[run.sh]
#!/bin/bash
# the make line also repeats each setting of config.mk as NAME=value (left out here)
make -C /OpenROAD-flow-scripts/flow DESIGN_CONFIG=/design/flow/config.mk WORK_HOME=/design/flow/orfs CLKGATE_MAP_FILE= finish
[config.mk]
export PLATFORM = sky130hd
export DESIGN_NAME = UART_FIFO
export DESIGN_NICKNAME = UART_FIFO
export VERILOG_FILES = /design/flow/design.v
export SDC_FILE = /design/flow/constraint.sdc
export NUM_CORES = 4
export LEC_CHECK = 0
export CAP_MARGIN = 20
export CORE_MARGIN = 2
export CORE_UTILIZATION = 71
export PLACE_DENSITY_LB_ADDON = 0.09
export SLEW_MARGIN = 20
[constraint.sdc]
create_clock -name core_clock -period 6.04 [get_ports {clk}]
set_input_delay 1.2080 -clock core_clock [delete_from_list [all_inputs] [get_ports {clk}]]
set_output_delay 1.2080 -clock core_clock [all_outputs]
set_load 0.01 [all_outputs]
[design.v]
`timescale 1ns / 1ps
module Baud_Rate_Generator(
    input clk,
    input reset,
    output reg tx_clk,
    output reg rx_clk
    );
    reg [12:0] Counter_tx;
    reg [8:0] Counter_rx;
    always@(posedge clk)
    begin
        if(reset)
        begin
            Counter_tx <= 0;
            tx_clk <= 0;
        end
        else
        begin
            if(Counter_tx == 13'd5208)
            begin
                Counter_tx <= 0;
                tx_clk <= 1;
            end
            else
            begin
                Counter_tx <= Counter_tx + 1;
                tx_clk <= 0;
            end
        end
    end
    always@(posedge clk)
    begin
        if(reset)
        begin
            Counter_rx <= 0;
            rx_clk <= 0;
        end
        else
        begin
            if(Counter_rx == 9'd324)
            begin
                Counter_rx <= 0;
                rx_clk <= 1;
            end
            else
            begin
                Counter_rx <= Counter_rx + 1;
                rx_clk <= 0;
            end
        end
    end
endmodule
`timescale 1ns / 1ps
module synchronizer #(parameter width = 5)(
    input [width-1:0] data_in,
    input clk,
    input ce,
    input reset,
    output reg [width-1:0] data_out
    );
    reg [width-1:0] sync0;
    always@(posedge clk)
    begin
        if(reset)
        begin
            sync0 <= 0;
            data_out <= 0;
        end
        else if(ce)
        begin
            sync0 <= data_in;
            data_out <= sync0;
        end
    end
endmodule
`timescale 1ns / 1ps
module FIFO_wptr #(parameter FIFO_addr = 5)(
    input [FIFO_addr-1:0] rd_ptr_gr_syn,
    input clk,
    input wr_ce,
    input wr_en,
    input wr_reset,
    output wire [FIFO_addr-1:0] wr_ptr_gr,
    output reg [FIFO_addr-1:0] wr_ptr,
    output wire full,
    output reg wr_full
    );
    wire [FIFO_addr-1:0] rd_ptr;
    always@(posedge clk or posedge wr_reset)
    begin
        if(wr_reset)
        begin
            wr_ptr <= 0;
        end
        else if(wr_ce)
        begin
            if(wr_en && !full)
            begin
                wr_ptr <= wr_ptr + 1;
            end
        end
    end
    always@(posedge clk or posedge wr_reset)
    begin
        if(wr_reset)
        begin
            wr_full <= 0;
        end
        else if(wr_ce)
        begin
            wr_full <= full; 
        end
    end
    assign wr_ptr_gr = wr_ptr ^ (wr_ptr >> 1); 
    assign rd_ptr[FIFO_addr-1] = rd_ptr_gr_syn[FIFO_addr-1];
    genvar i;
    generate
        for(i=0;i<FIFO_addr-1;i=i+1)
        begin : g2b
            assign rd_ptr[i] = rd_ptr[i+1] ^ rd_ptr_gr_syn[i];
        end
    endgenerate
    assign full =   (wr_ptr[FIFO_addr-2:0] == rd_ptr[FIFO_addr-2:0]) &&
                    (wr_ptr[FIFO_addr-1]!=rd_ptr[FIFO_addr-1]);
endmodule
`timescale 1ns / 1ps
module FIFO_rptr #(parameter FIFO_addr = 5)(
    input [FIFO_addr-1:0] wr_ptr_gr_syn,
    input clk,
    input rd_ce,
    input rd_en,
    input rd_reset,
    output wire [FIFO_addr-1:0] rd_ptr_gr,
    output reg [FIFO_addr-1:0] rd_ptr,
    output wire rd_empty
    );
    reg empty;
    wire [FIFO_addr-1:0] wr_ptr;
    always@(posedge clk or posedge rd_reset)
    begin
        if(rd_reset)
        begin
            rd_ptr <= 0;
        end
        else if(rd_ce)
        begin
            if(rd_en && !rd_empty)
            begin
                rd_ptr <= rd_ptr + 1;
            end
        end
    end
    always@(posedge clk or posedge rd_reset)
    begin
        if(rd_reset)
        begin
            empty <= 0;
        end
        else if(rd_ce)
        begin
            empty <= rd_empty; 
        end
    end
    assign rd_ptr_gr = rd_ptr ^ (rd_ptr >> 1); 
    assign wr_ptr[FIFO_addr-1] = wr_ptr_gr_syn[FIFO_addr-1];
    genvar i;
    generate
        for(i=0;i<FIFO_addr-1;i=i+1)
        begin : g2b
            assign wr_ptr[i] = wr_ptr[i+1] ^ wr_ptr_gr_syn[i];
        end
    endgenerate
    assign rd_empty = (wr_ptr == rd_ptr) ? 1'b1 : 1'b0;
endmodule
`timescale 1ns / 1ps
module FIFO_mem #(parameter FIFO_Width = 8, parameter FIFO_Depth = 16,
            parameter FIFO_addr = 5)(
    input clk,
    input wr_ce,
    input wr_en,
    input wr_full,
    input wr_reset,
    input [FIFO_Width-1:0] wr_data,
    input [FIFO_addr-1:0] wr_ptr,
    input rd_ce,
    input rd_en,
    input rd_reset,
    input [FIFO_addr-1:0] rd_ptr,
    output reg [FIFO_Width-1:0] rd_data
    );
    wire wr_en_s;
    reg [FIFO_Width-1:0] mem [0:FIFO_Depth-1];
    integer i;
    assign wr_en_s = wr_en & ~wr_full;
    always@(posedge clk or posedge wr_reset)
    begin
        if(wr_reset)
        begin
            for(i=0;i<FIFO_Depth;i=i+1)
            begin
                mem[i] <= 0;
            end
        end
        else if(wr_ce)
        begin
            if(wr_en_s)
            begin
                mem[wr_ptr[FIFO_addr-2:0]] <= wr_data;
            end
        end
    end
    always@(posedge clk or posedge rd_reset)
    begin
        if(rd_reset)
        begin
            rd_data <= 0;
        end
        else if(rd_ce)
        begin
            if(rd_en)
            begin
                rd_data <= mem[rd_ptr[FIFO_addr-2:0]];
            end
        end
    end
endmodule
`timescale 1ns / 1ps
module FIFO #(  parameter FIFO_WIDTH = 8,
                parameter FIFO_DEPTH = 16,
                parameter FIFO_addr = 5)
    (
    input clk,
    input wr_ce,rd_ce,
    input wr_reset,rd_reset,
    input wr_en,rd_en,
    input [FIFO_WIDTH-1 : 0] data_in,
    output wire full,empty,
    output wire [FIFO_WIDTH-1:0] data_out
    );
    wire [FIFO_addr-1:0] wr_ptr_gr,wr_ptr,rd_ptr_gr,rd_ptr,wr_ptr_gr_syn,rd_ptr_gr_syn;
    wire full_now;
    FIFO_wptr F0 (  .rd_ptr_gr_syn(rd_ptr_gr_syn), .clk(clk), .wr_ce(wr_ce),
                    .wr_en(wr_en), .wr_reset(wr_reset),
                    .wr_ptr_gr(wr_ptr_gr), .wr_ptr(wr_ptr),
                    .full(full_now), .wr_full(full));
    synchronizer F1 (.data_in(wr_ptr_gr), .clk(clk), .ce(rd_ce), .reset(rd_reset),
                        .data_out(wr_ptr_gr_syn));
    FIFO_rptr F2 (  .wr_ptr_gr_syn(wr_ptr_gr_syn), .clk(clk), .rd_ce(rd_ce),
                    .rd_en(rd_en), .rd_reset(rd_reset),
                    .rd_ptr_gr(rd_ptr_gr), .rd_ptr(rd_ptr),
                    .rd_empty(empty));
    synchronizer F3 (.data_in(rd_ptr_gr), .clk(clk), .ce(wr_ce), .reset(wr_reset),
                        .data_out(rd_ptr_gr_syn));
    FIFO_mem F4 (   .clk(clk), .wr_ce(wr_ce), .rd_ce(rd_ce),
                    .wr_reset(wr_reset), .rd_reset(rd_reset),
                    .wr_en(wr_en), .rd_en(rd_en), .wr_full(full_now),
                    .wr_ptr(wr_ptr), .rd_ptr(rd_ptr),
                    .wr_data(data_in), .rd_data(data_out));
endmodule
`timescale 1ns / 1ps
module UART_TX #(   parameter Width = 8,
                    parameter Depth = 16,
                    parameter Addr = 5)(
    input clk,
    input tx_ce,
    input reset,
    input tx_start,
    input [7:0] tx_data,
    output tx_busy,
    output reg tx_serial
    );
    localparam  IDLE = 3'b000,
                START = 3'b001,
                DATA = 3'b010,
  				PARITY = 3'b011,
                STOP = 3'b100;
    reg [2:0] state, next_state;
    reg [2:0] count;
    reg [7:0] data_reg;
  	wire parity_bit;
    always@(posedge clk or posedge reset)
    begin
        if(reset)
        begin
            state <= IDLE;
        end
        else if(tx_ce)
        begin
            state <= next_state;
        end
    end
    always@(*)
    begin
        case(state)
            IDLE:   next_state = tx_start ? START : IDLE;
            START:  next_state = DATA;
          	DATA:   next_state = (count == 7) ? PARITY : DATA;
          	PARITY:	next_state = STOP;
            STOP:   next_state = IDLE;
            default:next_state = IDLE;
        endcase
    end
    always@(posedge clk or posedge reset)
    begin
        if(reset)
        begin
            count <= 0;
            data_reg <= 0;
        end
        else if(tx_ce)
        begin
            case(state)
                IDLE:   begin
                            count <= 0;
                            data_reg <= 0;
                        end
                START:  begin
                            count <= 0;
                            data_reg <= tx_data;
                        end
                DATA:   begin
                            count <= count + 1'b1;
                        end
                STOP:   begin
                            count <= 0;
                        end
                default:count <= 0;
            endcase
        end
    end
    always@(posedge clk or posedge reset)
    begin
        if(reset)
        begin
            tx_serial <= 1;
        end
        else if(tx_ce)
        begin
            case(state)
                IDLE:   begin
                            tx_serial <= 1'b1;
                        end
                START:  begin
                            tx_serial <= 1'b0; 
                        end
                DATA:   begin
                            tx_serial <= data_reg[count]; 
                        end
              	PARITY:	begin
                  			tx_serial <= parity_bit; 
                		end
                STOP:   begin
                            tx_serial <= 1'b1; 
                        end
                default:tx_serial <= 1'b1;
            endcase
        end
    end
    assign parity_bit = ^data_reg; 
    assign tx_busy = (state != IDLE);
endmodule
`timescale 1ns / 1ps
module UART_RX #(   parameter Width = 8,
                    parameter Depth = 16,
                    parameter Addr = 5)(
    input clk,
    input rx_ce,
    input reset,
    input rx_serial,
    output rx_busy,
    output [7:0] rx_data,
    output reg rx_done
    );
    localparam  IDLE = 3'b000,
                START = 3'b001,
                DATA = 3'b010,
                HOLD1 = 3'b011,
                HOLD2 = 3'b100,
  				PARITY = 3'b101,
                STOP = 3'b110;
    reg [2:0] state, next_state;
    reg [2:0] count;
    reg [7:0] data_reg;
    reg [7:0] sample_cnt;
  	wire parity_bit;
    always@(posedge clk or posedge reset)
    begin
        if(reset)
        begin
            state <= IDLE;
        end
        else if(rx_ce)
        begin
            state <= next_state;
        end
    end
    always@(*)
    begin
        case(state)
            IDLE:   next_state = rx_serial ? IDLE : START;
            START:  next_state = (sample_cnt == 16) ? DATA : START;
          	DATA:   next_state = ((count == 7) && (sample_cnt == 16)) ? PARITY : DATA;
          	PARITY:	next_state = (sample_cnt == 16) ? ((parity_bit != rx_serial) ? IDLE : STOP) : PARITY;  
            STOP:   next_state = (sample_cnt == 16) ? (rx_serial ? IDLE : STOP) : STOP;
            default:next_state = IDLE;
        endcase
    end
    always@(posedge clk or posedge reset)
    begin
        if(reset)
        begin
            data_reg <= 8'd0;
            rx_done <= 1'b0;
            count <= 0;
        end
        else if(rx_ce)
        begin
            rx_done <= 0;
            if((state == DATA || state == START) && sample_cnt == 16)
            begin
                count <= count + 1;
                data_reg <= {rx_serial,data_reg[7:1]};
            end
            else if((state == STOP) && sample_cnt == 16)
            begin
                if(rx_serial)  
                begin
                    rx_done <= 1'b1;  
                end
                else
                begin
                    rx_done <= 1'b0;
                end
            end
        end
    end
    always@(posedge clk or posedge reset)
    begin
        if(reset)
        begin
            sample_cnt <= 0;
        end
        else if(rx_ce)
        begin
            if(sample_cnt == 16)
            begin
                sample_cnt <= 0;
            end
            else if(state == IDLE)
                sample_cnt <= 0;
            else
            begin
                sample_cnt <= sample_cnt + 1;
            end
        end
    end
    assign parity_bit = ^data_reg; 
    assign rx_busy = (state != IDLE);
	assign rx_data = data_reg;
endmodule
`timescale 1ns / 1ps
module UART_FIFO(
    input clk,
    input reset,
    input [7:0] data_in,
    input data_valid,
    output [7:0] data_out
    );
    wire tx_clk, rx_clk;
    wire tx_fifo_full, tx_fifo_empty;
    wire rx_fifo_full, rx_fifo_empty;
    wire tx_busy,rx_busy; 
    wire rx_done;
    wire [7:0] tx_fifo_data_out;
    wire [7:0] rx_data;
    wire serial_data;
    reg tx_start;
    wire tx_fifo_wr_en;
    reg tx_fifo_rd_en;
    reg rx_fifo_wr_en;
    wire rx_fifo_rd_en;
    assign tx_fifo_wr_en = data_valid;
    assign rx_fifo_rd_en = ~rx_fifo_empty;
    always@(posedge clk or posedge reset)
    begin
        if(reset)
        begin
            tx_start <= 0;
            tx_fifo_rd_en <= 0;
        end
        else if(tx_clk)
        begin
            if((tx_fifo_empty==0)&&(tx_busy==0)&&(tx_start==0))
            begin
                tx_start <= 1'b1;
                tx_fifo_rd_en <= 1'b1;
            end
            else
            begin
                tx_start <= 1'b0;
                tx_fifo_rd_en <= 1'b0;
            end
        end
    end
    always@(posedge clk or posedge reset)
    begin
        if(reset)
        begin
            rx_fifo_wr_en <= 0;
        end
        else if(rx_clk)
        begin
            rx_fifo_wr_en <= ~rx_fifo_full & rx_done;
        end
    end
    Baud_Rate_Generator m0 (.clk(clk), .reset(reset),
                .tx_clk(tx_clk), .rx_clk(rx_clk));
    UART_TX m1 (.clk(clk), .tx_ce(tx_clk), .reset(reset),
                .tx_start(tx_start), .tx_data(tx_fifo_data_out),
                .tx_busy(tx_busy), .tx_serial(serial_data));
    FIFO m2 (.clk(clk), .wr_ce(1'b1), .rd_ce(tx_clk),  
                .wr_reset(reset), .rd_reset(reset),
                .wr_en(tx_fifo_wr_en), .rd_en(tx_fifo_rd_en),
                .data_in(data_in),
                .full(tx_fifo_full), .empty(tx_fifo_empty),
                .data_out(tx_fifo_data_out));
    UART_RX m3 (.clk(clk), .rx_ce(rx_clk), .reset(reset),
                .rx_serial(serial_data),
                .rx_busy(rx_busy), .rx_data(rx_data),
                .rx_done(rx_done));
    FIFO m4 (.clk(clk), .wr_ce(rx_clk), .rd_ce(1'b1),  
                .wr_reset(reset), .rd_reset(reset),
                .wr_en(rx_fifo_wr_en), .rd_en(rx_fifo_rd_en),
                .data_in(rx_data),
                .full(rx_fifo_full), .empty(rx_fifo_empty),
                .data_out(data_out));
endmodule
==> results of run 1 <==
## metal layers
layer | wire length (um) | global-route usage, % | share of wire (%) | vias up
met1 | 17040 | 40.23 | 41 | 6248
met5 | 0 | 0 | 0 | -
met2 | 20930 | 53.92 | 50 | 402
li1 | - | - | - | 5483
met3 | 2222 | 5.320 | 5.3 | 125
met4 | 1473 | 12.85 | 3.5 | 0
## layout make-up
cell class	count	area share (%)
multi-input cells	982	40.98
clock buffers	58	6.067
well taps	335	2.066
repair buffers	33	1.529
flip-flops and latches	399	47.64
inverters	47	0.8879
clock inverters	17	0.8324
## metrics by stage
stage,instances,util (%)
2_1_floorplan,1514,-
6_report,1871,78.54
3_3_place_gp,1795,73.10
5_1_grt,1871,78.54
3_5_place_dp,1795,73.10
4_1_cts,1870,78.52
==> reports/results.ini, run 1 <==
[outcome]
run_status = complete, no violations

[synthesis]
common_cells = 333 x dfrtp_1, 272 x mux2_2, 75 x nand2_1, 69 x nor2_1, 64 x dfxtp_1
syn_inst = 1514
ys_sh_xor_pct = 3.557
ys_area_um2 = 18500
syn-num-nets = 1571
ys_sh_aoi_pct = 11.37
most_common_cell = dfrtp_1
fa_ha_area_share_pct = 3.111
yosysTopAreaCellShare_pct = 45.04
synth_flops = 399
ys_sh_mux_pct = 18.88
yosys.area_share.simple_pct = 7.851
async_flop_share_pct = 83.96
syn_avg_cell_area_um2 = 12.22
synthFlopType = dfrtp_1
yosys_warnings = 9
edf_count = 0
synth.cell_area_um2 = 18500
synth-cells-yosys = 1514
top_cells_by_area = dfrtp_1 45%, mux2_2 17%, dfxtp_1 6.9%
synth.logic.top_family = multiplexers
ys_types = 74
yosys.area.top_type = dfrtp_1
ys_seq_share_pct = 52.25

[sta]
maxSlewHeadroom_pct = 29.43
max_freq_mhz = 356.9
setup-tns-final_ns = 0
setup_viol = 0
post-route-period-util_pct = 46.39
rsz0062_at_grt = no
fin_crit_ns = 2.802
setup_slack_ns = 3.238
finClkSkew_ns = 0.01852
hold_violations = 0
final_max_slew_viol_count = 0
fin_hold_ws_ns = 0.4324
worst-slew-pin-transition_ns = 1.036

[route]
antenna_cells_inserted = 0
drt-initial-drc-count = 1131
route.detailed.drc = 0
vias = 12258
via_per_inst = 6.552
first_pass_iters = 7
antenna_left = 0
routed_wl_mm = 41.66
wl_per_cell_um = 22.26

[floorplan]
chipHeight_um = 165.4
core_util_floorplan_pct = 71.61
fp-row-count = 59
io_pins = 19
fp.dieW_um = 165.4
core-area_um2 = 25840
die_area_um2 = 27370

[worst_setup_path]
critPathRequiredTime_ns = 6.47
cpMaxStageDelayCell = clkdlybuf4s50_1
cp.depth = 4
critPathArrivalTime_ns = 3.23
critPathKind = in2reg
endpoint = m2.F4.mem[10][5]
crit_path_max_incr_delay_ns = 0.84
rr_startpoint = m2.F2.rd_ptr[0]
cp-startpoint = data_valid
critPathMaxFanout = 17
path_delay_family = buffers and inverters
reg2reg_to = m2.F4.rd_data[0]
reg2reg_depth = 6
ff2ff_setup_slack_ns = 3.31
cp-start-kind = primary input
path_cells = clkdlybuf4s50_1, nand3_1, a21oi_2, mux2_2
setup.worst_path.end_class = register
worst-path-buf-inv = 1

[clocking]
cts.htree.levels = 2
cts.reportedPaths.clkPinSlew_ns = 0.06
cts_tree = done
cts_num_sinks = 399
clock_latency_ns = 0.55
cts_hold_buf = 0
post-cts-setup-buffers = 0
numCtsBuffers = 41
cts.repair.resized = 0
cts_root_buf = clkbuf_16
clockBufferDepth = 3

[min_path]
hp-class = reg2reg
hold_path_startpoint = m4.F1.sync0[3]
hold_depth = 1
holdPathEnd = m4.F1.data_out[3]

[final_layout]
post-route-cell-area_um2 = 20290
n_fill_cell = 1611
area_growth_pct = 9.670
logic_area_um2 = 8315
regArea_um2 = 9667
nNetsFinal = 1561

[power]
powerClk_mw = 2.59
seqPwrFrac_pct = 45.9
internal_power_mw = 5.311
p_clk_share_pct = 34.6
p_sw_mw = 2.163
powerComb_mw = 1.45
combPwrFrac_pct = 19.4
ir_drop_mv = 0.3326
power_leader = registers
power_mw = 7.474
pg_seq_mw = 3.43
power_density_nw_per_um2 = 368.3
p_leak_nw = 8.928
p_sw_share_pct = 28.94

[place]
place_worst_setup_slack_ns = 2.738
place_congestion = 0.8457
hpwl_mm = 26.06
port_buffers = 18
placed_cell_area_um2 = 18890

[global_route]
antenna_found_initial = 0
overflow = 0
grt_pass1_vias = 12441
grt_max_degree = 154
grt_pass1_wl_mm = 66.66
track_usage_pct = 31.54

[flow_run]
maxCapViolations = 0
openroad.warnings = 58

==> run 2: changes to the inputs <==
- ABC_AREA: unset -> 1
- CAP_MARGIN: 20 -> 40
- CELL_PAD_IN_SITES_GLOBAL_PLACEMENT: unset -> 1
- CORE_UTILIZATION: 71 -> 47
- GPL_ROUTABILITY_DRIVEN: unset -> 1
- HOLD_SLACK_MARGIN: unset -> 0.26
- PLACE_DENSITY_LB_ADDON: 0.09 -> 0.26
- SETUP_SLACK_MARGIN: unset -> -0.05
- clock period: 6.04 -> 10.8 ns (I/O delays scaled with it)
==> run 2 against run 1 <==
Effect of this change:
- synthesized cell count grew 63%
- first-iteration DRC count up 18%
- critical path type unchanged
- clock-buffer cell count grew 9
- via count rose by 34%
- final area grew 8.2%
==> reports/results.ini, run 2 <==
[outcome]
run_status = complete, no violations  ; unchanged

[min_path]
holdPathEnd = m4.F1.data_out[4]  ; was m4.F1.data_out[3]
hold_depth = 2  ; was 1
hold_path_startpoint = m4.F1.sync0[4]  ; was m4.F1.sync0[3]
hp-class = reg2reg  ; unchanged

[global_route]
overflow = 0  ; unchanged
grt_pass1_wl_mm = 89.04  ; was 66.66 mm
grt_max_degree = 116  ; was 154
grt_pass1_vias = 15874  ; was 12441
track_usage_pct = 25.55  ; was 31.54%
antenna_found_initial = 0  ; unchanged

[flow_run]
openroad.warnings = 54  ; was 58
maxCapViolations = 0  ; unchanged

[place]
port_buffers = 18  ; unchanged
place_congestion = 0.9150  ; was 0.8457
place_inst = 2951  ; was 1795
hpwl_mm = 37.43  ; was 26.06 mm

[power]
p_clk_share_pct = 37.0  ; was 34.6%
internal_power_mw = 2.804  ; was 5.311 mW
power_density_nw_per_um2 = 184.7  ; was 368.3 nW/um^2
seqPwrFrac_pct = 46.2  ; was 45.9%
power_mw = 4.057  ; was 7.474 mW
pg_seq_mw = 1.87  ; was 3.43 mW
ir_drop_mv = 0.1226  ; was 0.3326 mV
combPwrFrac_pct = 16.8  ; was 19.4%
p_sw_mw = 1.253  ; was 2.163 mW
powerComb_uw = 683  ; was 1.45 mW
powerClk_mw = 1.50  ; was 2.59 mW
p_sw_share_pct = 30.89  ; was 28.94%
power_leader = registers  ; unchanged
p_leak_nw = 11.32  ; was 8.928 nW

[sta]
hold_violations = 0  ; unchanged
rsz0062_at_grt = no  ; unchanged
fin_hold_ws_ns = 0.4083  ; was 0.4324 ns
post-route-period-util_pct = 35.23  ; was 46.39%
setup_viol = 0  ; unchanged
final_max_slew_viol_count = 0  ; unchanged
maxSlewHeadroom_pct = 43.65  ; was 29.43%
fin_crit_ns = 3.805
worst-slew-pin-transition_ns = 0.8453  ; was 1.036 ns
setup-tns-final_ns = 0  ; unchanged
finClkSkew_ns = 0.01962  ; was 0.01852 ns
max_freq_mhz = 262.8

[worst_setup_path]
cp-start-kind = primary input  ; unchanged
cp.depth = 7  ; was 4
critPathKind = in2reg  ; unchanged
setup.worst_path.end_class = register  ; unchanged
reg2reg_to = m2.F4.rd_data[0]  ; unchanged
cpMaxStageDelayCell = buf_4  ; was clkdlybuf4s50_1
path_delay_family = buffers and inverters  ; unchanged
path_cells = clkdlybuf4s50_1, buf_6, inv_8, buf_16, buf_4, o21ai_0, a21oi_1  ; was clkdlybuf4s50_1, nand3_1, a21oi_2, mux2_2
critPathArrivalTime_ns = 4.31  ; was 3.23 ns
critPathRequiredTime_ns = 11.30  ; was 6.47 ns
critPathMaxFanout = 98  ; was 17
worst-path-buf-inv = 5  ; was 1
ff2ff_setup_slack_ns = 8.06  ; was 3.31 ns
cp-startpoint = reset  ; was data_valid
reg2reg_depth = 10  ; was 6
rr_startpoint = m2.F2.rd_ptr[0]  ; unchanged
endpoint = m2.F1.data_out[1]  ; was m2.F4.mem[10][5]
crit_path_max_incr_delay_ns = 0.54  ; was 0.84 ns

[route]
via_per_inst = 5.387  ; was 6.552
vias = 16377  ; was 12258
routed_wl_mm = 54.23  ; was 41.66 mm
wl_per_cell_um = 17.84  ; was 22.26 um
drt-initial-drc-count = 1331  ; was 1131
route.detailed.drc = 0  ; unchanged
antenna_cells_inserted = 0  ; unchanged
first_pass_iters = 5  ; was 7
antenna_left = 0  ; unchanged

[floorplan]
chipHeight_um = 208.6  ; was 165.4 um
io_pins = 19  ; unchanged
fp-row-count = 74  ; was 59
die_area_um2 = 43510  ; was 27370 um^2
core_util_floorplan_pct = 47.86  ; was 71.61%
core-area_um2 = 41110  ; was 25840 um^2
fp.dieW_um = 208.6  ; was 165.4 um

[clocking]
post-cts-setup-buffers = 0  ; unchanged
cts.reportedPaths.clkPinSlew_ns = 0.06  ; about the same
cts.htree.levels = 2  ; unchanged
clockBufferDepth = 3  ; unchanged
cts_num_sinks = 399  ; unchanged
cts_tree = done  ; unchanged
cts_hold_buf = 0  ; unchanged
cts.repair.resized = 0  ; unchanged
cts_root_buf = clkbuf_16  ; unchanged
numCtsBuffers = 45  ; was 41
clock_latency_ns = 0.58  ; was 0.55 ns

[synthesis]
ys_seq_share_pct = 49.14  ; was 52.25%
synth.cell_area_um2 = 19670  ; was 18500 um^2
syn-num-nets = 2530  ; was 1571
synth_flops = 399  ; unchanged
top_cells_by_area = dfrtp_1 42%, nand2_1 21%, dfxtp_1 6.5%  ; was dfrtp_1 45%, mux2_2 17%, dfxtp_1 6.9%
yosysTopAreaCellShare_pct = 42.36  ; was 45.04%
yosys.area.top_type = dfrtp_1  ; unchanged
ys_sh_xor_pct = 2.270  ; was 3.557%
synth-cells-yosys = 2473  ; was 1514
ys_sh_mux_pct = 0.5151  ; was 18.88%
async_flop_share_pct = 83.96  ; unchanged
synth.logic.top_family = simple AND/OR/NAND/NOR gates  ; was multiplexers
ys_sh_aoi_pct = 3.752  ; was 11.37%
yosys_warnings = 9  ; unchanged
synthFlopType = dfrtp_1  ; unchanged
ys_types = 45  ; was 74
most_common_cell = nand2_1  ; was dfrtp_1
syn_inst = 2473  ; was 1514
fa_ha_area_share_pct = 2.925  ; was 3.111%
edf_count = 0  ; unchanged
syn_avg_cell_area_um2 = 7.955  ; was 12.22 um^2
yosys.area_share.simple_pct = 35.02  ; was 7.851%
common_cells = 1094 x nand2_1, 333 x dfrtp_1, 184 x nand4_1, 169 x inv_1, 117 x nand3_1  ; was 333 x dfrtp_1, 272 x mux2_2, 75 x nand2_1, 69 x nor2_1, 64 x dfxtp_1
ys_area_um2 = 19670  ; was 18500 um^2

[final_layout]
nNetsFinal = 2529  ; was 1561
area_growth_pct = 11.64  ; was 9.670%
fin_util_pct = 53.43  ; was 78.54%
stdcell_count = 3040  ; was 1871

-- run 2: layer usage --
layer / up-vias / global-route usage [%] / wire (um)
met3: 91 / 3.291 / 2879
met1: 7880 / 36.78 / 24940
met5: - / 0 / 0
met2: 408 / 40.34 / 24950
li1: 7998 / - / -
met4: 0 / 7.980 / 1472
-- run 2: layout make-up --
class,instances,area [um^2]
well taps,532,665.6
inverters,190,720.7
multi-input cells,1784,8752
clock buffers,67,1363
repair buffers,52,706.9
clock inverters,16,90.09
flip-flops and latches,399,9667
fillers,3935,19140
-- run 2: through the flow --
step | instance area (um^2) | setup WS, ns
3_3_place_gp | 20050 | 5.370
5_1_grt | 21960 | 6.695
4_1_cts | 21840 | 6.447
6_report | 21960 | 6.995
3_5_place_dp | 20390 | 5.826
2_1_floorplan | 19680 | 2.408
==> run 3: changes to the inputs <==
- CAP_MARGIN: 40 -> 20
- CELL_PAD_IN_SITES_GLOBAL_PLACEMENT: 1 -> unset
- CORE_ASPECT_RATIO: unset -> 1.45
- CORE_UTILIZATION: 47 -> 72
- CTS_CLUSTER_DIAMETER: unset -> 363
- CTS_CLUSTER_SIZE: unset -> 10
- GPL_ROUTABILITY_DRIVEN: 1 -> unset
- HOLD_SLACK_MARGIN: 0.26 -> 0.28
- PLACE_DENSITY_LB_ADDON: 0.26 -> unset
- SETUP_SLACK_MARGIN: -0.05 -> 1.02
- SLEW_MARGIN: 20 -> 35
- clock period: 10.8 -> 3.5 ns (I/O delays scaled with it)
==> run 3 against run 2 <==
Effect of this change:
- sequential share of layout area up 1.3 points
- register-to-register slack lost 7.0 ns
- non-clock buffer count is 1 lower
- setup slack lost 5.9 ns
- wire length is 7.9% higher
- clock skew grew 0.0055 ns
- cell count decreased by 6.9%
- critical endpoint is now m2.F4.rd_data[3]
- largest power group unchanged
- highest routed layer unchanged
==> reports/results.ini, run 3 <==
[final_layout]
stdcell_count = 2831  ; was 3040
nNetsFinal = 2531  ; was 2529
fin_util_pct = 79.77  ; was 53.43%
n_fill_cell = 1893  ; was 3935
post-route-cell-area_um2 = 21340  ; was 21960 um^2
area_growth_pct = 8.490  ; was 11.64%

[sta]
worst-slew-pin-transition_ns = 1.109  ; was 0.8453 ns
rsz0062_at_grt = no  ; unchanged
setup_viol = 0  ; unchanged
fin_crit_ns = 2.424
max_freq_mhz = 412.5
hold_violations = 0  ; unchanged
finClkSkew_ns = 0.02514  ; was 0.01962 ns
final_max_slew_viol_count = 0  ; unchanged
maxSlewHeadroom_pct = 25.84  ; was 43.65%
post-route-period-util_pct = 69.26  ; was 35.23%
setup-tns-final_ns = 0  ; unchanged

[worst_setup_path]
critPathKind = reg2reg  ; was in2reg
worst-path-buf-inv = 2  ; was 5
critPathArrivalTime_ns = 2.85  ; was 4.31 ns
rr_startpoint = m2.F2.rd_ptr[1]  ; was m2.F2.rd_ptr[0]
setup.worst_path.end_class = register  ; unchanged
cp-start-kind = register  ; was primary input
cpMaxStageDelayCell = a211oi_1  ; was buf_4
path_cells = inv_1, ha_1, nand2_1, inv_1, nand2_1, nand4_1, a211oi_1, nand2_1, nor2_1, o21ai_0  ; was clkdlybuf4s50_1, buf_6, inv_8, buf_16, buf_4, o21ai_0, a21oi_1
endpoint = m2.F4.rd_data[3]  ; was m2.F1.data_out[1]
cp.depth = 10  ; was 7
cp_common_cell = nand2_1
reg2reg_depth = 10  ; unchanged
ff2ff_setup_slack_ns = 1.08  ; was 8.06 ns
path_delay_family = simple AND/OR/NAND/NOR gates  ; was buffers and inverters
cp-startpoint = m2.F2.rd_ptr[1]  ; was reset
critPathMaxFanout = 8  ; was 98
critPathRequiredTime_ns = 3.93  ; was 11.30 ns
crit_path_max_incr_delay_ns = 0.44  ; was 0.54 ns
reg2reg_to = m2.F4.rd_data[3]  ; was m2.F4.rd_data[0]

[global_route]
antenna_found_initial = 0  ; unchanged
overflow = 0  ; unchanged
grt_pass1_wl_mm = 92.40  ; was 89.04 mm
grt_pass1_vias = 17624  ; was 15874
track_usage_pct = 41.47  ; was 25.55%
grt_max_degree = 103  ; was 116

[synthesis]
async_flop_share_pct = 83.96  ; unchanged
ys_sh_mux_pct = 0.5151  ; unchanged
top_cells_by_area = dfrtp_1 42%, nand2_1 21%, dfxtp_1 6.5%  ; unchanged
yosys_warnings = 9  ; unchanged
synth.logic.top_family = simple AND/OR/NAND/NOR gates  ; unchanged
syn_avg_cell_area_um2 = 7.955  ; unchanged
most_common_cell = nand2_1  ; unchanged
ys_sh_aoi_pct = 3.752  ; unchanged
yosys.area_share.simple_pct = 35.02  ; unchanged
edf_count = 0  ; unchanged
ys_sh_xor_pct = 2.270  ; unchanged
synth_flops = 399  ; unchanged
yosys.area.top_type = dfrtp_1  ; unchanged
synth-cells-yosys = 2473  ; unchanged
ys_seq_share_pct = 49.14  ; unchanged
yosysTopAreaCellShare_pct = 42.36  ; unchanged
syn_inst = 2473  ; unchanged
synth.cell_area_um2 = 19670  ; unchanged
fa_ha_area_share_pct = 2.925  ; unchanged
synthFlopType = dfrtp_1  ; unchanged
ys_types = 45  ; unchanged
syn-num-nets = 2530  ; unchanged
ys_area_um2 = 19670  ; unchanged
common_cells = 1094 x nand2_1, 333 x dfrtp_1, 184 x nand4_1, 169 x inv_1, 117 x nand3_1  ; unchanged

[power]
ir_drop_mv = 0.5521  ; was 0.1226 mV
power_leader = registers  ; unchanged
seqPwrFrac_pct = 47.6  ; was 46.2%
power_density_nw_per_um2 = 574.1  ; was 184.7 nW/um^2
powerClk_mw = 4.19  ; was 1.50 mW
powerComb_mw = 2.23  ; was 683 uW
p_clk_share_pct = 34.2  ; was 37.0%
combPwrFrac_pct = 18.2  ; was 16.8%
internal_power_mw = 8.332  ; was 2.804 mW
p_sw_mw = 3.922  ; was 1.253 mW
p_leak_nw = 11.08  ; was 11.32 nW
p_sw_share_pct = 32.00  ; was 30.89%
pg_seq_mw = 5.84  ; was 1.87 mW

[floorplan]
fp-row-count = 72  ; was 74
chipHeight_um = 203.1  ; was 208.6 um
die_area_um2 = 28690  ; was 43510 um^2
io_pins = 19  ; unchanged
core_util_floorplan_pct = 73.53  ; was 47.86%
core-area_um2 = 26760  ; was 41110 um^2
fp.dieW_um = 141.3  ; was 208.6 um

[route]
via_per_inst = 6.188  ; was 5.387
wl_per_cell_um = 20.68  ; was 17.84 um
drt-initial-drc-count = 1585  ; was 1331
antenna_cells_inserted = 0  ; unchanged
route.detailed.drc = 0  ; unchanged
routed_wl_mm = 58.54  ; was 54.23 mm
vias = 17518  ; was 16377
antenna_left = 0  ; unchanged
first_pass_iters = 8  ; was 5

[place]
port_buffers = 18  ; unchanged
place_inst = 2751  ; was 2951
hpwl_mm = 38.84  ; was 37.43 mm
placed_cell_area_um2 = 19950  ; was 20390 um^2
place_congestion = 1.028  ; was 0.9150

[min_path]
hp-class = reg2reg  ; unchanged
hold_path_startpoint = m2.F3.sync0[2]  ; was m4.F1.sync0[4]
hold_depth = 2  ; unchanged
holdPathEnd = m2.F3.data_out[2]  ; was m4.F1.data_out[4]

[clocking]
cts_root_buf = clkbuf_16  ; unchanged
cts_hold_buf = 0  ; unchanged
cts.reportedPaths.clkPinSlew_ns = 0.06  ; about the same
cts_tree = done  ; unchanged
cts_num_sinks = 399  ; unchanged
clock_latency_ns = 0.57  ; was 0.58 ns
clockBufferDepth = 3  ; unchanged
cts.htree.levels = 2  ; unchanged
numCtsBuffers = 45  ; unchanged

[flow_run]
openroad.warnings = 57  ; was 54
maxCapViolations = 0  ; unchanged

[outcome]
run_status = complete, no violations  ; unchanged

## run 3: final cells by class
type | count | area, um^2 | area share, %
Clock buffer | 69 | 1216 | 5.698
Clock inverter | 2 | 17.52 | 0.08207
Inverter | 190 | 728.2 | 3.412
Multi-Input combinational cell | 1787 | 8851 | 41.47
Sequential cell | 399 | 9671 | 45.31
Tap cell | 333 | 416.7 | 1.952
Timing Repair Buffer | 51 | 444.2 | 2.081
## run 3: metal layers
layer | global-route usage [%] | vias up | part of all wire (%)
met1 | 46.23 | 8268 | 34
met5 | 0 | - | 0
met4 | 33.18 | 0 | 9.1
met2 | 70.61 | 948 | 50
met3 | 5.896 | 306 | 6.9
li1 | - | 7996 | -
## run 3: repair_timing
item,in CTS,in global routing
pin swaps,2,3
buffers inserted,6,0
resized,6,19
endpoints found under the setup margin,149,73
cloned,2,1
## run 3: per-stage QoR
stage / power [mW] / setup slack (ns) / hold WS, ns
final: 12.25 / 1.076 / 0.3984
after global routing: 12.72 / 1.034 / 0.4294
after CTS: 12.17 / 1.060 / 0.4022
after detailed placement: 7.997 / 0.8948 / 0.3931
after global placement: 7.907 / 0.9764 / 0.3933
after floorplan: 7.270 / 1.286 / 0.3883
==> run 4: changes to the inputs <==
- ABC_AREA: 1 -> unset
- CORE_ASPECT_RATIO: 1.45 -> unset
- CORE_UTILIZATION: 72 -> 40
- CTS_CLUSTER_DIAMETER: 363 -> unset
- CTS_CLUSTER_SIZE: 10 -> unset
- HOLD_SLACK_MARGIN: 0.28 -> unset
- SETUP_SLACK_MARGIN: 1.02 -> 1.77
- SLEW_MARGIN: 35 -> 20
- clock period: 3.5 -> 6.18 ns (I/O delays scaled with it)
==> run 4 against run 3 <==
Effect of this change:
- die area rose by 67%
- critical path type is now in2reg
- sequential share of layout area up 1.4 points
- global-route usage decreased by 23 points
- synthesized area decreased by 6.0%
- setup slack better by 2.1 ns
- via count fell by 32%
- still clean on timing, DRC and antenna
- total power shrank 40%
- sequential power shrank 43%
==> reports/results.ini, run 4 <==
[global_route]
antenna_found_initial = 0  ; unchanged
use_met3_pct = 2.730  ; was 5.896%
overflow = 0  ; unchanged
grt_pass1_vias = 12276  ; was 17624
grt_pass1_wl_mm = 68.55  ; was 92.40 mm
track_usage_pct = 18.01  ; was 41.47%
grt_max_degree = 163  ; was 103
grt-busiest-layer = met2  ; unchanged
grtUsageMet2_pct = 30.24  ; was 70.61%
use_met1_pct = 24.04  ; was 46.23%

[worst_setup_path]
setup.worst_path.end_class = register  ; unchanged
reg2reg_depth = 7  ; was 10
worst-path-buf-inv = 2  ; unchanged
critPathMaxFanout = 43  ; was 8
ff2ff_setup_slack_ns = 3.39  ; was 1.08 ns
cp-start-kind = primary input  ; was register
reg2reg_to = m4.F4.rd_data[2]  ; was m2.F4.rd_data[3]
critPathRequiredTime_ns = 6.61  ; was 3.93 ns
cpMaxStageDelayCell = clkinvlp_4  ; was a211oi_1
cp-startpoint = reset  ; was m2.F2.rd_ptr[1]
crit_path_max_incr_delay_ns = 0.86  ; was 0.44 ns
critPathArrivalTime_ns = 3.42  ; was 2.85 ns
path_cells = buf_2, clkinvlp_4, nand2_1, nor2_1  ; was inv_1, ha_1, nand2_1, inv_1, nand2_1, nand4_1, a211oi_1, nand2_1, nor2_1, o21ai_0
path_delay_family = buffers and inverters  ; was simple AND/OR/NAND/NOR gates
endpoint = m0.Counter_tx[8]  ; was m2.F4.rd_data[3]
cp.depth = 4  ; was 10
critPathKind = in2reg  ; was reg2reg
rr_startpoint = m4.F2.rd_ptr[2]  ; was m2.F2.rd_ptr[1]

[synthesis]
fa_ha_area_share_pct = 3.111  ; was 2.925%
synth.cell_area_um2 = 18500  ; was 19670 um^2
ys_sh_mux_pct = 18.88  ; was 0.5151%
common_cells = 333 x dfrtp_1, 272 x mux2_2, 75 x nand2_1, 69 x nor2_1, 64 x dfxtp_1  ; was 1094 x nand2_1, 333 x dfrtp_1, 184 x nand4_1, 169 x inv_1, 117 x nand3_1
synth.logic.top_family = multiplexers  ; was simple AND/OR/NAND/NOR gates
async_flop_share_pct = 83.96  ; unchanged
ys_types = 74  ; was 45
top_cells_by_area = dfrtp_1 45%, mux2_2 17%, dfxtp_1 6.9%  ; was dfrtp_1 42%, nand2_1 21%, dfxtp_1 6.5%
synth-cells-yosys = 1514  ; was 2473
synthFlopType = dfrtp_1  ; unchanged
synth_flops = 399  ; unchanged
ys_sh_xor_pct = 3.557  ; was 2.270%
yosys.area_share.simple_pct = 7.851  ; was 35.02%
ys_area_um2 = 18500  ; was 19670 um^2
yosysTopAreaCellShare_pct = 45.04  ; was 42.36%
yosys_warnings = 9  ; unchanged
ys_sh_aoi_pct = 11.37  ; was 3.752%
syn-num-nets = 1571  ; was 2530
yosys.area.top_type = dfrtp_1  ; unchanged
syn_inst = 1514  ; was 2473
syn_avg_cell_area_um2 = 12.22  ; was 7.955 um^2
most_common_cell = dfrtp_1  ; was nand2_1
ys_seq_share_pct = 52.25  ; was 49.14%
edf_count = 0  ; unchanged

[clocking]
cts.repair.resized = 0  ; was 6
clock_latency_ns = 0.57  ; about the same
numCtsBuffers = 44  ; was 45
clockBufferDepth = 3  ; unchanged
cts_tree = done  ; unchanged
cts_root_buf = clkbuf_16  ; unchanged
cts_hold_buf = 0  ; unchanged
cts.reportedPaths.clkPinSlew_ns = 0.06  ; about the same
cts.htree.levels = 2  ; unchanged
post-cts-setup-buffers = 0  ; was 6
cts_num_sinks = 399  ; unchanged

[route]
antenna_cells_inserted = 0  ; unchanged
via_per_inst = 5.557  ; was 6.188
wl_per_cell_um = 19.72  ; was 20.68 um
vias = 11887  ; was 17518
drt-initial-drc-count = 904  ; was 1585
first_pass_iters = 6  ; was 8
routed_wl_mm = 42.18  ; was 58.54 mm
antenna_left = 0  ; unchanged
route.detailed.drc = 0  ; unchanged

[place]
place_worst_setup_slack_ns = 2.493  ; was 0.8948 ns
place_inst = 2058  ; was 2751
placed_cell_area_um2 = 19200  ; was 19950 um^2
place_congestion = 0.7603  ; was 1.028
hpwl_mm = 26.20  ; was 38.84 mm
port_buffers = 18  ; unchanged

[sta]
setup-tns-final_ns = 0  ; unchanged
max_freq_mhz = 334.9
setup_viol = 0  ; unchanged
fin_hold_ws_ns = 0.4368  ; was 0.3984 ns
fin_crit_ns = 2.986
finClkSkew_ns = 0.01267  ; was 0.02514 ns
rsz0062_at_grt = no  ; unchanged
post-route-period-util_pct = 48.32  ; was 69.26%
final_max_slew_viol_count = 0  ; unchanged
worst-slew-pin-transition_ns = 1.129  ; was 1.109 ns
setup_slack_ns = 3.194  ; was 1.076 ns
maxSlewHeadroom_pct = 24.71  ; was 25.84%
hold_violations = 0  ; unchanged

[power]
powerClk_mw = 2.65  ; was 4.19 mW
pg_seq_mw = 3.33  ; was 5.84 mW
seqPwrFrac_pct = 45.0  ; was 47.6%
power_mw = 7.402  ; was 12.25 mW
power_leader = registers  ; unchanged
ir_drop_mv = 0.3663  ; was 0.5521 mV
power_density_nw_per_um2 = 357.7  ; was 574.1 nW/um^2
p_sw_mw = 2.134  ; was 3.922 mW
internal_power_mw = 5.268  ; was 8.332 mW
p_sw_share_pct = 28.83  ; was 32.00%
powerComb_mw = 1.43  ; was 2.23 mW
combPwrFrac_pct = 19.3  ; was 18.2%
p_leak_nw = 8.945  ; was 11.08 nW
p_clk_share_pct = 35.7  ; was 34.2%

[final_layout]
logic_area_um2 = 8315  ; was 8851 um^2
post-route-cell-area_um2 = 20690  ; was 21340 um^2
regArea_um2 = 9667  ; was 9671 um^2
stdcell_count = 2139  ; was 2831
fin_util_pct = 45.50  ; was 79.77%
area_growth_pct = 11.83  ; was 8.490%
nNetsFinal = 1562  ; was 2531
n_fill_cell = 4205  ; was 1893

[min_path]
hold_path_startpoint = m4.F1.sync0[4]  ; was m2.F3.sync0[2]
holdPathEnd = m4.F1.data_out[4]  ; was m2.F3.data_out[2]
hp-class = reg2reg  ; unchanged
hold_depth = 1  ; was 2

[flow_run]
openroad.warnings = 58  ; was 57
maxCapViolations = 0  ; unchanged

[floorplan]
core-area_um2 = 45480  ; was 26760 um^2
die_area_um2 = 47990  ; was 28690 um^2
chipHeight_um = 219.1  ; was 203.1 um
fp-row-count = 78  ; was 72
fp.dieW_um = 219.1  ; was 141.3 um
core_util_floorplan_pct = 40.68  ; was 73.53%
io_pins = 19  ; unchanged

[outcome]
run_status = complete, no violations  ; unchanged

run 4: cell type report:
type	instances	share of cell area, %
Clock buffer	66	6.349
Clock inverter	14	0.7680
Inverter	47	0.8708
Multi-Input combinational cell	982	40.19
Sequential cell	399	46.72
Tap cell	600	3.628
Timing Repair Buffer	31	1.475
run 4: layer usage:
| metal | part of all wire, % | wire (um) | up-vias |
|---|---|---|---|
| met2 | 48 | 20430 | 204 |
| met4 | 2.4 | 1008 | 0 |
| met5 | 0 | 0 | - |
| met3 | 3.8 | 1610 | 64 |
| met1 | 45 | 19130 | 6128 |
| li1 | - | - | 5491 |
==> run 5: changes to the inputs <==
- ABC_AREA: unset -> 1
- CORE_UTILIZATION: 40 -> 68
- CTS_CLUSTER_SIZE: unset -> 98
- PLACE_DENSITY: unset -> 0.36
- SETUP_SLACK_MARGIN: 1.77 -> unset
- TNS_END_PERCENT: unset -> 40
- clock period: 6.18 -> 10.4 ns (I/O delays scaled with it)
==> run 5 against run 4 <==
Effect of this change:
- still clean
- first-iteration DRC count grew 76%
- clock skew grew 0.0064 ns
- clock power shrank 43%
- flip-flop count is the same
- setup slack gained 2.5 ns
- register-to-register slack gained 3.7 ns
- wire length grew 23%
- critical endpoint is now m4.F3.data_out[0]
==> reports/results.ini, run 5 <==
[power]
combPwrFrac_pct = 16.8  ; was 19.3%
seqPwrFrac_pct = 46.7  ; was 45.0%
internal_power_mw = 2.891  ; was 5.268 mW
p_sw_mw = 1.270  ; was 2.134 mW
p_sw_share_pct = 30.53  ; was 28.83%
power_mw = 4.161  ; was 7.402 mW
power_density_nw_per_um2 = 195.7  ; was 357.7 nW/um^2
powerComb_uw = 701  ; was 1.43 mW
powerClk_mw = 1.52  ; was 2.65 mW
ir_drop_mv = 0.1840  ; was 0.3663 mV
pg_seq_mw = 1.94  ; was 3.33 mW
p_clk_share_pct = 36.4  ; was 35.7%
p_leak_nw = 11.05  ; was 8.945 nW
power_leader = registers  ; unchanged

[synthesis]
fa_ha_area_share_pct = 2.925  ; was 3.111%
yosysTopAreaCellShare_pct = 42.36  ; was 45.04%
async_flop_share_pct = 83.96  ; unchanged
yosys_warnings = 9  ; unchanged
ys_sh_aoi_pct = 3.752  ; was 11.37%
ys_sh_xor_pct = 2.270  ; was 3.557%
synth.logic.top_family = simple AND/OR/NAND/NOR gates  ; was multiplexers
synthFlopType = dfrtp_1  ; unchanged
ys_seq_share_pct = 49.14  ; was 52.25%
ys_sh_mux_pct = 0.5151  ; was 18.88%
edf_count = 0  ; unchanged
syn_avg_cell_area_um2 = 7.955  ; was 12.22 um^2
ys_types = 45  ; was 74
synth.cell_area_um2 = 19670  ; was 18500 um^2
syn_inst = 2473  ; was 1514
yosys.area.top_type = dfrtp_1  ; unchanged
ys_area_um2 = 19670  ; was 18500 um^2
synth_flops = 399  ; unchanged
common_cells = 1094 x nand2_1, 333 x dfrtp_1, 184 x nand4_1, 169 x inv_1, 117 x nand3_1  ; was 333 x dfrtp_1, 272 x mux2_2, 75 x nand2_1, 69 x nor2_1, 64 x dfxtp_1
most_common_cell = nand2_1  ; was dfrtp_1
syn-num-nets = 2530  ; was 1571
top_cells_by_area = dfrtp_1 42%, nand2_1 21%, dfxtp_1 6.5%  ; was dfrtp_1 45%, mux2_2 17%, dfxtp_1 6.9%
synth-cells-yosys = 2473  ; was 1514
yosys.area_share.simple_pct = 35.02  ; was 7.851%

[clocking]
cts.reportedPaths.clkPinSlew_ns = 0.06  ; about the same
cts_root_buf = clkbuf_16  ; unchanged
numCtsBuffers = 42  ; was 44
cts.htree.levels = 2  ; unchanged
clock_latency_ns = 0.53  ; was 0.57 ns
cts_tree = done  ; unchanged
cts_num_sinks = 399  ; unchanged
clockBufferDepth = 3  ; unchanged
cts_hold_buf = 0  ; unchanged
post-cts-setup-buffers = 0  ; unchanged
cts.repair.resized = 0  ; unchanged

[worst_setup_path]
path_cells = clkdlybuf4s50_1, inv_8, buf_4, buf_16, o21ai_0, a21oi_1  ; was buf_2, clkinvlp_4, nand2_1, nor2_1
cpMaxStageDelayCell = clkdlybuf4s50_1  ; was clkinvlp_4
rr_startpoint = m2.F3.data_out[4]  ; was m4.F2.rd_ptr[2]
setup.worst_path.end_class = register  ; unchanged
cp-start-kind = primary input  ; unchanged
critPathMaxFanout = 130  ; was 43
cp-startpoint = reset  ; unchanged
endpoint = m4.F3.data_out[0]  ; was m0.Counter_tx[8]
path_delay_family = buffers and inverters  ; unchanged
ff2ff_setup_slack_ns = 7.13  ; was 3.39 ns
reg2reg_to = m2.F4.mem[4][0]  ; was m4.F4.rd_data[2]
crit_path_max_incr_delay_ns = 0.92  ; was 0.86 ns
critPathKind = in2reg  ; unchanged
critPathRequiredTime_ns = 10.85  ; was 6.61 ns
critPathArrivalTime_ns = 5.13  ; was 3.42 ns
cp.depth = 6  ; was 4
worst-path-buf-inv = 4  ; was 2
reg2reg_depth = 11  ; was 7

[global_route]
grt_max_degree = 131  ; was 163
antenna_found_initial = 0  ; unchanged
grt_pass1_wl_mm = 84.68  ; was 68.55 mm
grt_pass1_vias = 16317  ; was 12276
overflow = 0  ; unchanged
track_usage_pct = 34.66  ; was 18.01%

[route]
antenna_cells_inserted = 0  ; unchanged
first_pass_iters = 6  ; unchanged
vias = 16841  ; was 11887
route.detailed.drc = 0  ; unchanged
via_per_inst = 5.895  ; was 5.557
drt-initial-drc-count = 1591  ; was 904
wl_per_cell_um = 18.14  ; was 19.72 um
routed_wl_mm = 51.82  ; was 42.18 mm
antenna_left = 0  ; unchanged

[min_path]
hp-class = reg2reg  ; unchanged
hold_path_startpoint = m2.F3.sync0[0]  ; was m4.F1.sync0[4]
hold_depth = 2  ; was 1
holdPathEnd = m2.F3.data_out[0]  ; was m4.F1.data_out[4]

[sta]
hold_violations = 0  ; unchanged
fin_hold_ws_ns = 0.4194  ; was 0.4368 ns
max_freq_mhz = 213.7
maxSlewHeadroom_pct = 30.88  ; was 24.71%
worst-slew-pin-transition_ns = 1.034  ; was 1.129 ns
setup_viol = 0  ; unchanged
rsz0062_at_grt = no  ; unchanged
fin_crit_ns = 4.679
post-route-period-util_pct = 44.99  ; was 48.32%
setup-tns-final_ns = 0  ; unchanged
final_max_slew_viol_count = 0  ; unchanged
setup_slack_ns = 5.721  ; was 3.194 ns
finClkSkew_ns = 0.01911  ; was 0.01267 ns

[floorplan]
core_util_floorplan_pct = 68.73  ; was 40.68%
die_area_um2 = 30310  ; was 47990 um^2
fp.dieW_um = 174.1  ; was 219.1 um
fp-row-count = 62  ; was 78
chipHeight_um = 174.1  ; was 219.1 um
io_pins = 19  ; unchanged
core-area_um2 = 28630  ; was 45480 um^2

[place]
placed_cell_area_um2 = 19840  ; was 19200 um^2
hpwl_mm = 34.12  ; was 26.20 mm
place_worst_setup_slack_ns = 4.903  ; was 2.493 ns
port_buffers = 18  ; unchanged
place_inst = 2781  ; was 2058
place_congestion = 0.9322  ; was 0.7603

[final_layout]
nNetsFinal = 2499  ; was 1562
post-route-cell-area_um2 = 21260  ; was 20690 um^2
stdcell_count = 2857  ; was 2139
area_growth_pct = 8.051  ; was 11.83%
fin_util_pct = 74.26  ; was 45.50%

[flow_run]
maxCapViolations = 0  ; unchanged
openroad.warnings = 57  ; was 58

[outcome]
run_status = complete, no violations  ; unchanged

run 5: final cells by class:
| type | instances | area, um^2 |
|---|---|---|
| clock buffer | 61 | 1234 |
| clock inverter | 14 | 153.9 |
| fill | 2197 | 7367 |
| inverter | 190 | 720.7 |
| multi-input combinational | 1784 | 8752 |
| sequential | 399 | 9667 |
| tap | 384 | 480.5 |
| timing repair buffer | 25 | 250.2 |
run 5: metal layers:
| metal | vias up | global-route usage [%] | routed length [um] |
|---|---|---|---|
| li1 | 7946 | - | - |
| met4 | 0 | 16.53 | 2683 |
| met3 | 163 | 4.921 | 3549 |
| met1 | 8023 | 45.27 | 20810 |
| met2 | 709 | 57.47 | 24780 |
| met5 | - | 0 | 0 |
==> run 6: changes to the inputs <==
- ABC_AREA: 1 -> unset
- CORE_UTILIZATION: 68 -> 40
- CTS_CLUSTER_SIZE: 98 -> unset
- PLACE_DENSITY: 0.36 -> unset
- TNS_END_PERCENT: 40 -> unset
- clock period: 10.4 -> 10.3 ns (I/O delays scaled with it)
==> run 6 against run 5 <==
Effect of this change:
- global-route usage is 16 points lower
- total power increased by 10%
- flip-flop count is the same
- critical path depth decreased by 2
- sequential power is 3% higher
- setup slack improved by 0.90 ns
- sequential share of layout area up 0.88 points
- synthesized area down 6.0%
- cell count fell by 25%
- via count is 30% lower
- still clean on timing, DRC and antenna
- combinational power grew 24%
==> reports/results.ini, run 6 <==
[route]
first_pass_iters = 8  ; was 6
antenna_left = 0  ; unchanged
drt-initial-drc-count = 830  ; was 1591
antenna_cells_inserted = 0  ; unchanged
via_per_inst = 5.532  ; was 5.895
wl_per_cell_um = 20.04  ; was 18.14 um
route.detailed.drc = 0  ; unchanged
routed_wl_mm = 42.94  ; was 51.82 mm
vias = 11856  ; was 16841

[floorplan]
core-area_um2 = 45480  ; was 28630 um^2
fp.dieW_um = 219.1  ; was 174.1 um
chipHeight_um = 219.1  ; was 174.1 um
io_pins = 19  ; unchanged
die_area_um2 = 47990  ; was 30310 um^2
core_util_floorplan_pct = 40.68  ; was 68.73%
fp-row-count = 78  ; was 62

[min_path]
hp-class = reg2reg  ; unchanged
hold_path_startpoint = m4.F1.sync0[3]  ; was m2.F3.sync0[0]
holdPathEnd = m4.F1.data_out[3]  ; was m2.F3.data_out[0]
hold_depth = 1  ; was 2

[worst_setup_path]
crit_path_max_incr_delay_ns = 0.62  ; was 0.92 ns
setup.worst_path.end_class = asynchronous set/reset pin  ; was register
critPathArrivalTime_ns = 4.28  ; was 5.13 ns
cpMaxStageDelayCell = buf_12  ; was clkdlybuf4s50_1
reg2reg_to = m4.F4.rd_data[2]  ; was m2.F4.mem[4][0]
path_cells = buf_2, clkinvlp_4, buf_12, buf_12  ; was clkdlybuf4s50_1, inv_8, buf_4, buf_16, o21ai_0, a21oi_1
cp-startpoint = reset  ; unchanged
cp-start-kind = primary input  ; unchanged
path_delay_family = buffers and inverters  ; unchanged
cp_common_cell = buf_12
cp.depth = 4  ; was 6
critPathKind = in2async  ; was in2reg
critPathRequiredTime_ns = 10.90  ; was 10.85 ns
endpoint = m2.F4.mem[8][3]  ; was m4.F3.data_out[0]
worst-path-buf-inv = 4  ; unchanged
critPathMaxFanout = 168  ; was 130
ff2ff_setup_slack_ns = 7.60  ; was 7.13 ns
reg2reg_depth = 7  ; was 11
rr_startpoint = m4.F2.rd_ptr[3]  ; was m2.F3.data_out[4]

[sta]
setup-tns-final_ns = 0  ; unchanged
setup_viol = 0  ; unchanged
final_max_slew_viol_count = 0  ; unchanged
fin_hold_ws_ns = 0.4350  ; was 0.4194 ns
worst-slew-pin-transition_ns = 1.109  ; was 1.034 ns
maxSlewHeadroom_pct = 26.05  ; was 30.88%
hold_violations = 0  ; unchanged
rsz0062_at_grt = no  ; unchanged
max_freq_mhz = 271.7
fin_crit_ns = 3.680
post-route-period-util_pct = 35.73  ; was 44.99%
finClkSkew_ns = 0.02494  ; was 0.01911 ns

[synthesis]
edf_count = 0  ; unchanged
ys_sh_aoi_pct = 11.37  ; was 3.752%
ys_sh_xor_pct = 3.557  ; was 2.270%
synth_flops = 399  ; unchanged
ys_area_um2 = 18500  ; was 19670 um^2
ys_types = 74  ; was 45
async_flop_share_pct = 83.96  ; unchanged
synth.logic.top_family = multiplexers  ; was simple AND/OR/NAND/NOR gates
synth.cell_area_um2 = 18500  ; was 19670 um^2
syn_inst = 1514  ; was 2473
ys_sh_mux_pct = 18.88  ; was 0.5151%
yosys.area_share.simple_pct = 7.851  ; was 35.02%
ys_seq_share_pct = 52.25  ; was 49.14%
most_common_cell = dfrtp_1  ; was nand2_1
common_cells = 333 x dfrtp_1, 272 x mux2_2, 75 x nand2_1, 69 x nor2_1, 64 x dfxtp_1  ; was 1094 x nand2_1, 333 x dfrtp_1, 184 x nand4_1, 169 x inv_1, 117 x nand3_1
top_cells_by_area = dfrtp_1 45%, mux2_2 17%, dfxtp_1 6.9%  ; was dfrtp_1 42%, nand2_1 21%, dfxtp_1 6.5%
synthFlopType = dfrtp_1  ; unchanged
syn-num-nets = 1571  ; was 2530
syn_avg_cell_area_um2 = 12.22  ; was 7.955 um^2
yosysTopAreaCellShare_pct = 45.04  ; was 42.36%
yosys_warnings = 9  ; unchanged
yosys.area.top_type = dfrtp_1  ; unchanged
fa_ha_area_share_pct = 3.111  ; was 2.925%
synth-cells-yosys = 1514  ; was 2473

[power]
powerClk_mw = 1.73  ; was 1.52 mW
ir_drop_mv = 0.1755  ; was 0.1840 mV
powerComb_uw = 867  ; was 701 uW
p_clk_share_pct = 37.7  ; was 36.4%
power_leader = registers  ; unchanged
p_sw_share_pct = 28.56  ; was 30.53%
internal_power_mw = 3.284  ; was 2.891 mW
pg_seq_mw = 2.00  ; was 1.94 mW
p_sw_mw = 1.313  ; was 1.270 mW
power_density_nw_per_um2 = 220.4  ; was 195.7 nW/um^2
p_leak_nw = 9.036  ; was 11.05 nW
combPwrFrac_pct = 18.9  ; was 16.8%
seqPwrFrac_pct = 43.5  ; was 46.7%
power_mw = 4.596  ; was 4.161 mW

[final_layout]
logic_area_um2 = 8313  ; was 8752 um^2
area_growth_pct = 12.70  ; was 8.051%
regArea_um2 = 9667  ; unchanged
post-route-cell-area_um2 = 20850  ; was 21260 um^2
nNetsFinal = 1565  ; was 2499
n_fill_cell = 4136  ; was 2197

[flow_run]
openroad.warnings = 57  ; unchanged
maxCapViolations = 0  ; unchanged

[clocking]
cts.repair.resized = 0  ; unchanged
clockBufferDepth = 3  ; unchanged
cts.htree.levels = 2  ; unchanged
cts_tree = done  ; unchanged
cts_num_sinks = 399  ; unchanged
clock_latency_ns = 0.59  ; was 0.53 ns
cts.reportedPaths.clkPinSlew_ns = 0.06  ; about the same
cts_hold_buf = 0  ; unchanged
post-cts-setup-buffers = 0  ; unchanged
cts_root_buf = clkbuf_16  ; unchanged
numCtsBuffers = 44  ; was 42

[global_route]
grt_max_degree = 169  ; was 131
use_met1_pct = 24.33  ; was 45.27%
grt_pass1_wl_mm = 69.32  ; was 84.68 mm
use_met3_pct = 2.869  ; was 4.921%
grt-busiest-layer = met2  ; unchanged
antenna_found_initial = 0  ; unchanged
overflow = 0  ; unchanged
grt_pass1_vias = 12099  ; was 16317
grtUsageMet2_pct = 31.64  ; was 57.47%
track_usage_pct = 18.42  ; was 34.66%

[outcome]
run_status = complete, no violations  ; unchanged

[place]
place_congestion = 0.7677  ; was 0.9322
port_buffers = 18  ; unchanged
placed_cell_area_um2 = 19240  ; was 19840 um^2
hpwl_mm = 26.71  ; was 34.12 mm

-- run 6: layout make-up --
cell class	count	share of cell area, %
flip-flops and latches	399	46.36
multi-input cells	982	39.87
clock inverters	24	1.836
repair buffers	34	1.572
well taps	600	3.600
clock buffers	57	5.904
inverters	47	0.8640
-- run 6: metal layers --
| metal | vias to the layer above | part of all wire (%) |
|---|---|---|
| met2 | 212 | 49 |
| met4 | 0 | 1.7 |
| met5 | - | 0 |
| met1 | 6094 | 45 |
| met3 | 54 | 3.8 |
| li1 | 5496 | - |
-- run 6: through the flow --
step	instances	utilization, %	worst slack [ns]
final	2143	45.85	6.620
after global placement	2061	42.27	5.818
after global routing	2143	45.85	6.095
after detailed placement	2062	42.30	5.748
after CTS	2143	45.85	6.374
after floorplan	1514	-	2.544
==> run 7: changes to the inputs <==
- ABC_AREA: unset -> 1
- CORE_UTILIZATION: 40 -> 72
- CTS_CLUSTER_SIZE: unset -> 97
- HOLD_SLACK_MARGIN: unset -> 0.29
- PLACE_DENSITY: unset -> 0.35
- SETUP_SLACK_MARGIN: unset -> 0.92
- clock period: 10.3 -> 3.43 ns (I/O delays scaled with it)
==> run 7 against run 6 <==
Effect of this change:
- utilization increased by 34 points
- still clean on timing, DRC and antenna
- synthesized area up 6.3%
- non-clock buffer count increased by 19
- synthesized cell count up 63%
- critical path type is now reg2reg
- cell count is 33% higher
- flip-flop count did not move
==> reports/results.ini, run 7 <==
[outcome]
run_status = complete, no violations  ; unchanged

[min_path]
hp-class = reg2reg  ; unchanged
holdPathEnd = m4.F1.data_out[2]  ; was m4.F1.data_out[3]
hold_path_startpoint = m4.F1.sync0[2]  ; was m4.F1.sync0[3]
hold_depth = 2  ; was 1

[power]
pg_seq_mw = 5.94  ; was 2.00 mW
seqPwrFrac_pct = 46.9  ; was 43.5%
powerClk_mw = 4.53  ; was 1.73 mW
p_leak_nw = 11.20  ; was 9.036 nW
combPwrFrac_pct = 17.3  ; was 18.9%
power_mw = 12.67  ; was 4.596 mW
power_density_nw_per_um2 = 589.8  ; was 220.4 nW/um^2
internal_power_mw = 8.751  ; was 3.284 mW
p_clk_share_pct = 35.8  ; was 37.7%
power_leader = registers  ; unchanged
p_sw_mw = 3.918  ; was 1.313 mW
powerComb_mw = 2.19  ; was 867 uW
ir_drop_mv = 0.5854  ; was 0.1755 mV

[sta]
setup_viol = 0  ; unchanged
setup-tns-final_ns = 0  ; unchanged
hold_violations = 0  ; unchanged
post-route-period-util_pct = 69.42  ; was 35.73%
fin_crit_ns = 2.381
worst-slew-pin-transition_ns = 1.134  ; was 1.109 ns
setup_slack_ns = 1.049  ; was 6.620 ns
rsz0062_at_grt = yes  ; was no
final_max_slew_viol_count = 0  ; unchanged

[worst_setup_path]
endpoint = m4.F4.rd_data[1]  ; was m2.F4.mem[8][3]
crit_path_max_incr_delay_ns = 0.67  ; was 0.62 ns
cp_common_cell = nand2_1  ; was buf_12
cpMaxStageDelayCell = ha_1  ; was buf_12
path_delay_family = simple AND/OR/NAND/NOR gates  ; was buffers and inverters
ff2ff_setup_slack_ns = 1.05  ; was 7.60 ns
rr_startpoint = m4.F2.rd_ptr[0]  ; was m4.F2.rd_ptr[3]
reg2reg_depth = 10  ; was 7
critPathArrivalTime_ns = 2.81  ; was 4.28 ns
critPathRequiredTime_ns = 3.86  ; was 10.90 ns
cp.depth = 10  ; was 4
worst-path-buf-inv = 1  ; was 4
cp-startpoint = m4.F2.rd_ptr[0]  ; was reset
cp-start-kind = register  ; was primary input
reg2reg_to = m4.F4.rd_data[1]  ; was m4.F4.rd_data[2]
critPathMaxFanout = 17  ; was 168
path_cells = ha_1, nand2_1, nand4_1, nor2_1, nand2_1, inv_1, nand2_1, nand4_1, nand2_1, nand2_1  ; was buf_2, clkinvlp_4, buf_12, buf_12

[synthesis]
syn_avg_cell_area_um2 = 7.955  ; was 12.22 um^2
yosys.area.top_type = dfrtp_1  ; unchanged
synthFlopType = dfrtp_1  ; unchanged
ys_seq_share_pct = 49.14  ; was 52.25%
syn-num-nets = 2530  ; was 1571
synth.cell_area_um2 = 19670  ; was 18500 um^2
synth.logic.top_family = simple AND/OR/NAND/NOR gates  ; was multiplexers
fa_ha_area_share_pct = 2.925  ; was 3.111%
ys_types = 45  ; was 74
ys_sh_xor_pct = 2.270  ; was 3.557%
yosys.area_share.simple_pct = 35.02  ; was 7.851%
common_cells = 1094 x nand2_1, 333 x dfrtp_1, 184 x nand4_1, 169 x inv_1, 117 x nand3_1  ; was 333 x dfrtp_1, 272 x mux2_2, 75 x nand2_1, 69 x nor2_1, 64 x dfxtp_1
edf_count = 0  ; unchanged
syn_inst = 2473  ; was 1514
ys_sh_mux_pct = 0.5151  ; was 18.88%
async_flop_share_pct = 83.96  ; unchanged
yosysTopAreaCellShare_pct = 42.36  ; was 45.04%
ys_area_um2 = 19670  ; was 18500 um^2
top_cells_by_area = dfrtp_1 42%, nand2_1 21%, dfxtp_1 6.5%  ; was dfrtp_1 45%, mux2_2 17%, dfxtp_1 6.9%
synth-cells-yosys = 2473  ; was 1514
synth_flops = 399  ; unchanged

[place]
place_congestion = 1.020  ; was 0.7677
place_worst_setup_slack_ns = 0.8778  ; was 5.748 ns
port_buffers = 18  ; unchanged
place_inst = 2758  ; was 2062
hpwl_mm = 35.82  ; was 26.71 mm

[route]
routed_wl_mm = 54.26  ; was 42.94 mm
vias = 17475  ; was 11856
via_per_inst = 6.145  ; was 5.532
wl_per_cell_um = 19.08  ; was 20.04 um
antenna_left = 0  ; unchanged
first_pass_iters = 6  ; was 8
route.detailed.drc = 0  ; unchanged
drt-initial-drc-count = 1963  ; was 830

[clocking]
numCtsBuffers = 41  ; was 44
cts_num_sinks = 399  ; unchanged
cts_hold_buf = 0  ; unchanged
cts.htree.levels = 2  ; unchanged
cts.reportedPaths.clkPinSlew_ns = 0.06  ; about the same
cts_tree = done  ; unchanged
cts_root_buf = clkbuf_16  ; unchanged
clockBufferDepth = 3  ; unchanged

[floorplan]
core-area_um2 = 26880  ; was 45480 um^2
io_pins = 19  ; unchanged
core_util_floorplan_pct = 73.20  ; was 40.68%
chipHeight_um = 169.3  ; was 219.1 um
die_area_um2 = 28660  ; was 47990 um^2
fp.dieW_um = 169.3  ; was 219.1 um
fp-row-count = 60  ; was 78

[global_route]
grt_pass1_wl_mm = 87.68  ; was 69.32 mm
antenna_found_initial = 0  ; unchanged
grt_max_degree = 105  ; was 169
grt_pass1_vias = 16940  ; was 12099
track_usage_pct = 38.52  ; was 18.42%
overflow = 0  ; unchanged

[final_layout]
nNetsFinal = 2528  ; was 1565
stdcell_count = 2844  ; was 2143

[flow_run]
openroad.warnings = 59  ; was 57

[run 7: per-layer routing]
| metal | vias up | global-route usage [%] | share of wire [%] |
|---|---|---|---|
| met5 | - | 0 | 0 |
| met4 | 0 | 22.04 | 6.6 |
| met3 | 273 | 6.693 | 9.6 |
| met2 | 1019 | 61.97 | 46 |
| met1 | 8179 | 49.72 | 38 |
| li1 | 8004 | - | - |
[run 7: layout make-up]
class                      count  area, um^2
multi-input combinational   1786        8805
clock buffer                  60        1210
fill                        1837        5395
inverter                     190       720.7
timing repair buffer          53       498.0
tap                          341       426.7
sequential                   399        9667
clock inverter                15       153.9
[run 7: stage by stage]
stage	hold WS, ns	instance area [um^2]	utilization, %
floorplan	0.3883	19700	-
global placement	0.3927	19990	74.38
detailed placement	0.3953	19990	74.38
CTS	0.4045	21360	79.48
global route	0.4341	21480	79.93
finish	0.4041	21480	79.93
[run 7: repair_timing]
action                     in CTS  in global routing
cloned                          0                  2
gates resized                   2                 11
pin swaps                       0                  2
setup buffers                   0                  9
setup endpoints to repair      21                113
Power and IR drop assume default switching activity.
